==> inputs of indigo <==
Design my_chip, start of the top module:
module my_chip (
    input logic [11:0] io_in,  
    output logic [11:0] io_out,  
    input logic clock,
    input logic reset  
);
==> flow/config.mk <==
export PLATFORM = sky130hd
export DESIGN_NAME = my_chip
export DESIGN_NICKNAME = my_chip
export VERILOG_FILES = /design/flow/design.v
export SDC_FILE = /design/flow/constraint.sdc
export NUM_CORES = 4
export LEC_CHECK = 0
export ABC_AREA = 1
export CAP_MARGIN = 20
export CORE_MARGIN = 2
export CORE_UTILIZATION = 72
export CTS_CLUSTER_SIZE = 30
export GPL_ROUTABILITY_DRIVEN = 0
export GPL_TIMING_DRIVEN = 1
export HOLD_SLACK_MARGIN = 0.28
export MAX_ROUTING_LAYER = met5
export PLACE_DENSITY_LB_ADDON = 0.19
export SETUP_SLACK_MARGIN = 0.76
export SLEW_MARGIN = 20
export TNS_END_PERCENT = 35
==> flow/constraint.sdc <==
create_clock -name core_clock -period 4.19 [get_ports {clock}]
set_input_delay 0.8380 -clock core_clock [delete_from_list [all_inputs] [get_ports {clock}]]
set_output_delay 0.8380 -clock core_clock [all_outputs]
set_load 0.01 [all_outputs]
run.sh (not shown) runs the stock make flow with config.mk's settings and CLKGATE_MAP_FILE=.
==> inputs of maple, as changes to indigo <==
==> flow/config.mk (replaced) <==
export PLATFORM = sky130hd
export DESIGN_NAME = my_chip
export DESIGN_NICKNAME = my_chip
export VERILOG_FILES = /design/flow/design.v
export SDC_FILE = /design/flow/constraint.sdc
export NUM_CORES = 4
export LEC_CHECK = 0
export CAP_MARGIN = 20
export CORE_MARGIN = 2
export CORE_UTILIZATION = 23
export CTS_CLUSTER_SIZE = 30
export GPL_ROUTABILITY_DRIVEN = 0
export GPL_TIMING_DRIVEN = 0
export HOLD_SLACK_MARGIN = 0.28
export MAX_ROUTING_LAYER = met5
export PLACE_DENSITY_LB_ADDON = 0.19
export SETUP_SLACK_MARGIN = -1.0
export SLEW_MARGIN = 20
export TNS_END_PERCENT = 35
==> flow/constraint.sdc (replaced) <==
create_clock -name core_clock -period 10.9 [get_ports {clock}]
set_input_delay 2.1800 -clock core_clock [delete_from_list [all_inputs] [get_ports {clock}]]
set_output_delay 2.1800 -clock core_clock [all_outputs]
set_load 0.01 [all_outputs]
==> inputs of raven, as changes to indigo <==
==> flow/config.mk (replaced) <==
export PLATFORM = sky130hd
export DESIGN_NAME = my_chip
export DESIGN_NICKNAME = my_chip
export VERILOG_FILES = /design/flow/design.v
export SDC_FILE = /design/flow/constraint.sdc
export NUM_CORES = 4
export LEC_CHECK = 0
export CAP_MARGIN = 20
export CORE_MARGIN = 2
export CORE_UTILIZATION = 66
export SLEW_MARGIN = 20
==> flow/constraint.sdc (replaced) <==
create_clock -name core_clock -period 6.86 [get_ports {clock}]
set_input_delay 1.3720 -clock core_clock [delete_from_list [all_inputs] [get_ports {clock}]]
set_output_delay 1.3720 -clock core_clock [all_outputs]
set_load 0.01 [all_outputs]
==> deck_impl_summary.md <==
Physical Implementation Snapshot

Run status
  – Run status: timing/DRC/antenna clean

Yosys
  – Post-synthesis cell count: 3131

Floorplanning
  – Overall die width: 200 um

Placement
  – Post-Place Cells: 3475

Worst setup path
  – Stage delay of the slowest cell on the critical path: 0.82 ns
  – Maximum fanout encountered on the critical timing path: 24

Global routing
  – Antenna violations before repair: 0
The numbers above come from raven.

==> deck_impl_summary.md <==
Physical Implementation Snapshot

Run status
  – Run status: timing/DRC/antenna clean

Placement
  – Post-Place Cells: 4051

Yosys
  – Post-synthesis cell count: 3728

Floorplanning
  – Overall die width: 197 um
The numbers above come from indigo.

==> deck_impl_summary.md <==
Physical Implementation Snapshot

Placement
  – Post-Place Cells: 4638

Floorplanning
  – Overall die width: 337 um

Worst setup path
  – Stage delay of the slowest cell on the critical path: 0.84 ns
  – Maximum fanout encountered on the critical timing path: 10

Run status
  – Run status: timing/DRC/antenna clean
The numbers above come from maple.


========
==> v4 <==
my_chip again, from the RTL that the note above started with.
clock: 10.0 ns
lec_check: 0
cap_margin: 20
cell_pad_in_sites_detail_placement: 1
cell_pad_in_sites_global_placement: 3
core_aspect_ratio: 1.24
core_margin: 2
core_utilization: 40
cts_cluster_size: 98
gpl_routability_driven: 0
hold_slack_margin: -0.05
place_density_lb_addon: 0.2
setup_slack_margin: -0.47
slew_margin: 0
tns_end_percent: 30
==> v39 (differences from v4) <==
==> flow/config.mk (replaced) <==
export PLATFORM = sky130hd
export DESIGN_NAME = my_chip
export DESIGN_NICKNAME = my_chip
export VERILOG_FILES = /design/flow/design.v
export SDC_FILE = /design/flow/constraint.sdc
export NUM_CORES = 4
export LEC_CHECK = 0
export CAP_MARGIN = 40
export CORE_MARGIN = 2
export CORE_UTILIZATION = 72
export CTS_CLUSTER_DIAMETER = 51
export CTS_CLUSTER_SIZE = 23
export PLACE_DENSITY = 0.67
export SLEW_MARGIN = 20
==> flow/constraint.sdc (replaced) <==
create_clock -name core_clock -period 9.03 [get_ports {clock}]
set_input_delay 1.8060 -clock core_clock [delete_from_list [all_inputs] [get_ports {clock}]]
set_output_delay 1.8060 -clock core_clock [all_outputs]
set_load 0.01 [all_outputs]
==> results.cfg <==
; physical design summary
[power]
comb_power_mw = 0.0936

[finish]
final_nets = 3239

[worst_setup_path]
slowest_delay_ns = 0.89

[sta]
fin_crit_sh = 0.656
clock_skew_ns = 0.0269

[global_routing]
grt_pass1_vias = 22600
globalRouteTotalUtil = 0.250

[die]
nWellTaps = 832

[min_path]
hold_path.startpoint = sync13.tmp1$_DFF_P_

[status]
status = timing/DRC/antenna clean
The numbers above come from v4.

==> results.cfg <==
; physical design summary
[global_routing]
grt_pass1_vias = 21000

[sta]
clock_skew_ns = 0.0313
fin_crit_sh = 0.675

[power]
comb_power_mw = 0.108

[die]
nWellTaps = 455

[finish]
final_nets = 3232

[status]
status = timing/DRC/antenna clean
The numbers above come from v39.


========
==> inputs of quartz <==
Starting RTL as in the previous note.
==> flow/design.v (excerpt) <==
module my_chip (
    input logic [11:0] io_in,  
    output logic [11:0] io_out,  
    input logic clock,
    input logic reset  
);
    logic [7:0] data_in;
    logic enter, sw;
    logic rst;
    logic [1:0] operation;
    logic [4:0] data_out;
    logic finish, error;
    logic [3:0] index;
    Synchronizer sync1(.async(io_in[0]), .clock(clock), .sync(data_in[0]));
    Synchronizer sync2(.async(io_in[1]), .clock(clock), .sync(data_in[1]));
    Synchronizer sync3(.async(io_in[2]), .clock(clock), .sync(data_in[2]));
    Synchronizer sync4(.async(io_in[3]), .clock(clock), .sync(data_in[3]));
    Synchronizer sync5(.async(io_in[4]), .clock(clock), .sync(data_in[4]));
    Synchronizer sync6(.async(io_in[5]), .clock(clock), .sync(data_in[5]));
    Synchronizer sync7(.async(io_in[6]), .clock(clock), .sync(data_in[6]));
    Synchronizer sync8(.async(io_in[7]), .clock(clock), .sync(data_in[7]));
    Synchronizer sync9(.async(io_in[8]), .clock(clock), .sync(enter));
    Synchronizer sync10(.async(io_in[9]), .clock(clock), .sync(sw));
    Synchronizer sync11(.async(io_in[10]), .clock(clock), .sync(operation[0]));
    Synchronizer sync12(.async(io_in[11]), .clock(clock), .sync(operation[1]));
    Synchronizer sync13(.async(reset), .clock(clock), .sync(rst));
    assign io_out[4:0] = data_out[4:0];
    assign io_out[5] = finish;
    assign io_out[6] = error;
    assign io_out[10:7] = index[3:0];
    assign io_out[11] = 1'b0;
    Matrix_Calculator matrix_calculator(.data_in(data_in),
                                        .enter(enter),
                                        .sw(sw),
                                        .operation(operation), 
                                        .clk(clock), 
                                        .rst(rst), 
                                        .data_out(data_out), 
  ...
export LEC_CHECK = 0
export CAP_MARGIN = 20
export CELL_PAD_IN_SITES_DETAIL_PLACEMENT = 1
export CORE_MARGIN = 2
export CORE_UTILIZATION = 40
export CTS_CLUSTER_SIZE = 98
export GPL_ROUTABILITY_DRIVEN = 0
export HOLD_SLACK_MARGIN = -0.05
export PLACE_DENSITY_LB_ADDON = 0.2
export SETUP_SLACK_MARGIN = -0.47
export SLEW_MARGIN = 20
export TNS_END_PERCENT = 30
create_clock -name core_clock -period 10.0 [get_ports {clock}]
==> tundra (differences from quartz) <==
==> flow/config.mk (replaced) <==
export PLATFORM = sky130hd
export DESIGN_NAME = my_chip
export DESIGN_NICKNAME = my_chip
export VERILOG_FILES = /design/flow/design.v
export SDC_FILE = /design/flow/constraint.sdc
export NUM_CORES = 4
export LEC_CHECK = 0
export ABC_AREA = 1
export CAP_MARGIN = 20
export CORE_MARGIN = 2
export CORE_UTILIZATION = 72
export CTS_CLUSTER_DIAMETER = 203
export CTS_CLUSTER_SIZE = 14
export GPL_ROUTABILITY_DRIVEN = 0
export PLACE_DENSITY_LB_ADDON = 0.02
export SETUP_SLACK_MARGIN = 0.52
export SLEW_MARGIN = 20
==> flow/constraint.sdc (replaced) <==
create_clock -name core_clock -period 3.81 [get_ports {clock}]
set_input_delay 0.7620 -clock core_clock [delete_from_list [all_inputs] [get_ports {clock}]]
set_output_delay 0.7620 -clock core_clock [all_outputs]
set_load 0.01 [all_outputs]
==> harbor (differences from quartz) <==
==> flow/config.mk (replaced) <==
export PLATFORM = sky130hd
export DESIGN_NAME = my_chip
export DESIGN_NICKNAME = my_chip
export VERILOG_FILES = /design/flow/design.v
export SDC_FILE = /design/flow/constraint.sdc
export NUM_CORES = 4
export LEC_CHECK = 0
export CAP_MARGIN = 0
export CORE_MARGIN = 2
export CORE_UTILIZATION = 72
export CTS_CLUSTER_DIAMETER = 51
export CTS_CLUSTER_SIZE = 37
export PLACE_DENSITY = 0.67
export SLEW_MARGIN = 20
==> flow/constraint.sdc (replaced) <==
create_clock -name core_clock -period 9.03 [get_ports {clock}]
set_input_delay 1.8060 -clock core_clock [delete_from_list [all_inputs] [get_ports {clock}]]
set_output_delay 1.8060 -clock core_clock [all_outputs]
set_load 0.01 [all_outputs]
==> summary of the runs <==
Worst hold slack, highest first: tundra, quartz, harbor. Clock skew: harbor is lower than tundra (0.0058 ns). The highest sequential power belongs to tundra, the lowest to quartz. Total power: harbor < quartz < tundra. In sequential cell count, harbor and tundra do not differ. Against tundra, the non-clock buffer count of harbor is lower by 72. The lowest register-to-register slack belongs to tundra, the highest to quartz.

========
==> inputs of branch fjord <==
Starting RTL as in the previous note.
Design my_chip, start of the top module:
module my_chip (
    input logic [11:0] io_in,  
    output logic [11:0] io_out,  
    input logic clock,
    input logic reset  
);
Settings: LEC_CHECK=0, CAP_MARGIN=20, CORE_MARGIN=2, CORE_UTILIZATION=39, CTS_CLUSTER_SIZE=30, GPL_ROUTABILITY_DRIVEN=0, GPL_TIMING_DRIVEN=1, HOLD_SLACK_MARGIN=0.28, MAX_ROUTING_LAYER=met5, PLACE_DENSITY_LB_ADDON=0.19, SETUP_SLACK_MARGIN=1.13, SLEW_MARGIN=20, TNS_END_PERCENT=35; clock period 9.07 ns.
==> inputs of branch amber, as changes to branch fjord <==
Settings changed: ABC_AREA set to 1, CORE_UTILIZATION 39 to 72, CTS_CLUSTER_SIZE 30 to 100, HOLD_SLACK_MARGIN 0.28 to -0.09, SETUP_SLACK_MARGIN 1.13 to 0.76.
==> flow/constraint.sdc (replaced) <==
create_clock -name core_clock -period 3.89 [get_ports {clock}]
set_input_delay 0.7780 -clock core_clock [delete_from_list [all_inputs] [get_ports {clock}]]
set_output_delay 0.7780 -clock core_clock [all_outputs]
set_load 0.01 [all_outputs]
==> inputs of branch pepper, as changes to branch fjord <==
Settings changed: CORE_UTILIZATION 39 to 72, CTS_CLUSTER_SIZE 30 to 21, HOLD_SLACK_MARGIN 0.28 to 0.29, PLACE_DENSITY_LB_ADDON 0.19 to 0.13, SETUP_SLACK_MARGIN 1.13 to 2.65, TNS_END_PERCENT 35 to 100.
==> flow/constraint.sdc (replaced) <==
create_clock -name core_clock -period 9.26 [get_ports {clock}]
set_input_delay 1.8520 -clock core_clock [delete_from_list [all_inputs] [get_ports {clock}]]
set_output_delay 1.8520 -clock core_clock [all_outputs]
set_load 0.01 [all_outputs]
==> reports/metrics.csv <==
stage,metric,value,unit
run_status,status,finished clean,
final_layout,invs w/o clock,68,
critical_path,critical path capture point,io_out[3],
yosys,Simple-Gate Area Share,0.2067,
timing,post-route setup slack,2.701,ns
critical_path,worst path cell trace,clkinv_1 > ha_1 > nor4_1 > o311ai_0 > a211oi_1 > a222oi_1 > o2111ai_1 > clkdlybuf4s50_1,
yosys,Mux area share,0.02017,
critical_path,Reg-to-Reg End,matrix_calculator.mul_logic.layer_1_2_reg.Q[6],
critical_path,CP top delay family,AND-OR/OR-AND gates,
(the above is from branch fjord)
==> reports/metrics.csv <==
stage,metric,value,unit
timing,post-route setup slack,3.053,ns
run_status,status,finished clean,
critical_path,critical path capture point,io_out[3],
critical_path,worst path cell trace,ha_1 > inv_1 > nor2_1 > ha_1 > nor4_1 > o311ai_0 > a211oi_1 > a222oi_1 > o2111ai_1 > clkdlybuf4s50_1,
(the above is from branch pepper)
==> reports/metrics.csv <==
stage,metric,value,unit
yosys,Simple-Gate Area Share,0.2335,
critical_path,critical path capture point,matrix_calculator.mul_logic.layer_1_reg.Q[23],
critical_path,CP top delay family,adder cells,
critical_path,worst path cell trace,inv_1 > nand4_4 > inv_8 > o22ai_2 > nand2_2 > fa_1 > inv_2 > fa_1 > buf_4 > ha_1 > nand4_1 > nand3_1 > xor2_1 > o21ai_0 > inv_1,
run_status,status,finished clean,
(the above is from branch amber)

========
==> run R <==
Starting RTL as in the previous note.
==> flow/config.mk <==
export PLATFORM = sky130hd
export DESIGN_NAME = my_chip
export DESIGN_NICKNAME = my_chip
export VERILOG_FILES = /design/flow/design.v
export SDC_FILE = /design/flow/constraint.sdc
export NUM_CORES = 4
export LEC_CHECK = 0
export ABC_AREA = 1
export CAP_MARGIN = 40
export CORE_ASPECT_RATIO = 1.41
export CORE_MARGIN = 2
export CORE_UTILIZATION = 72
export CTS_CLUSTER_DIAMETER = 84
export CTS_CLUSTER_SIZE = 10
export HOLD_SLACK_MARGIN = 0.27
export PLACE_DENSITY = 0.42
export SETUP_SLACK_MARGIN = 1.36
export SLEW_MARGIN = 20
==> flow/constraint.sdc <==
create_clock -name core_clock -period 4.57 [get_ports {clock}]
set_input_delay 0.9140 -clock core_clock [delete_from_list [all_inputs] [get_ports {clock}]]
set_output_delay 0.9140 -clock core_clock [all_outputs]
set_load 0.01 [all_outputs]
==> inputs of run X, as changes to run R <==
==> flow/config.mk (replaced) <==
export PLATFORM = sky130hd
export DESIGN_NAME = my_chip
export DESIGN_NICKNAME = my_chip
export VERILOG_FILES = /design/flow/design.v
export SDC_FILE = /design/flow/constraint.sdc
export NUM_CORES = 4
export LEC_CHECK = 0
export CAP_MARGIN = 40
export CORE_MARGIN = 2
export CORE_UTILIZATION = 72
export CTS_CLUSTER_DIAMETER = 51
export CTS_CLUSTER_SIZE = 24
export PLACE_DENSITY = 0.67
export SLEW_MARGIN = 20
==> flow/constraint.sdc (replaced) <==
create_clock -name core_clock -period 9.03 [get_ports {clock}]
set_input_delay 1.8060 -clock core_clock [delete_from_list [all_inputs] [get_ports {clock}]]
set_output_delay 1.8060 -clock core_clock [all_outputs]
set_load 0.01 [all_outputs]
==> inputs of run G, as changes to run R <==
==> flow/config.mk (replaced) <==
export PLATFORM = sky130hd
export DESIGN_NAME = my_chip
export DESIGN_NICKNAME = my_chip
export VERILOG_FILES = /design/flow/design.v
export SDC_FILE = /design/flow/constraint.sdc
export NUM_CORES = 4
export LEC_CHECK = 0
export ABC_AREA = 1
export CAP_MARGIN = 0
export CORE_MARGIN = 2
export CORE_UTILIZATION = 72
export CTS_CLUSTER_SIZE = 99
export PLACE_DENSITY_LB_ADDON = 0.06
export SETUP_SLACK_MARGIN = 1.12
export SLEW_MARGIN = 20
export TNS_END_PERCENT = 5
==> flow/constraint.sdc (replaced) <==
create_clock -name core_clock -period 3.81 [get_ports {clock}]
set_input_delay 0.7620 -clock core_clock [delete_from_list [all_inputs] [get_ports {clock}]]
set_output_delay 0.7620 -clock core_clock [all_outputs]
set_load 0.01 [all_outputs]
==> inputs of run A, as changes to run R <==
==> flow/config.mk (replaced) <==
export PLATFORM = sky130hd
export DESIGN_NAME = my_chip
export DESIGN_NICKNAME = my_chip
export VERILOG_FILES = /design/flow/design.v
export SDC_FILE = /design/flow/constraint.sdc
export NUM_CORES = 4
export LEC_CHECK = 0
export CAP_MARGIN = 20
export CORE_MARGIN = 2
export CORE_UTILIZATION = 72
export PLACE_DENSITY = 0.42
export SLEW_MARGIN = 20
==> flow/constraint.sdc (replaced) <==
create_clock -name core_clock -period 6.15 [get_ports {clock}]
set_input_delay 1.2300 -clock core_clock [delete_from_list [all_inputs] [get_ports {clock}]]
set_output_delay 1.2300 -clock core_clock [all_outputs]
set_load 0.01 [all_outputs]
==> flow_metrics.py <==
# Synthesis and PnR figures
metrics = {
    "die": {
        "initCoreUtil_pct": 73.4,
        "die-height_um": 192,
    },
    "outcome": {
        "status": "finished clean",
    },
    "setup_path": {
        "ff2ff_path_depth": 15,
    },
}
-- figures above: run X

==> flow_metrics.py <==
# Synthesis and PnR figures
metrics = {
    "setup_path": {
        "ff2ff_path_depth": 15,
    },
    "outcome": {
        "status": "finished clean",
    },
    "die": {
        "initCoreUtil_pct": 73.4,
        "die-height_um": 192,
    },
}
-- figures above: run A

==> flow_metrics.py <==
# Synthesis and PnR figures
metrics = {
    "outcome": {
        "status": "finished clean",
    },
    "die": {
        "initCoreUtil_pct": 73.3,
    },
    "setup_path": {
        "required_ns": 5.05,
        "ff2ff_path_depth": 15,
    },
}
-- figures above: run R

==> flow_metrics.py <==
# Synthesis and PnR figures
metrics = {
    "outcome": {
        "status": "finished clean",
    },
    "die": {
        "initCoreUtil_pct": 73.2,
        "die-height_um": 197,
    },
    "setup_path": {
        "ff2ff_path_depth": 16,
        "cp_max_fo": 4,
    },
    "final_layout": {
        "comb_area_share_pct": 48.9,
    },
}
-- figures above: run G

No activity file was given, so power comes from the tool's default toggle rates.
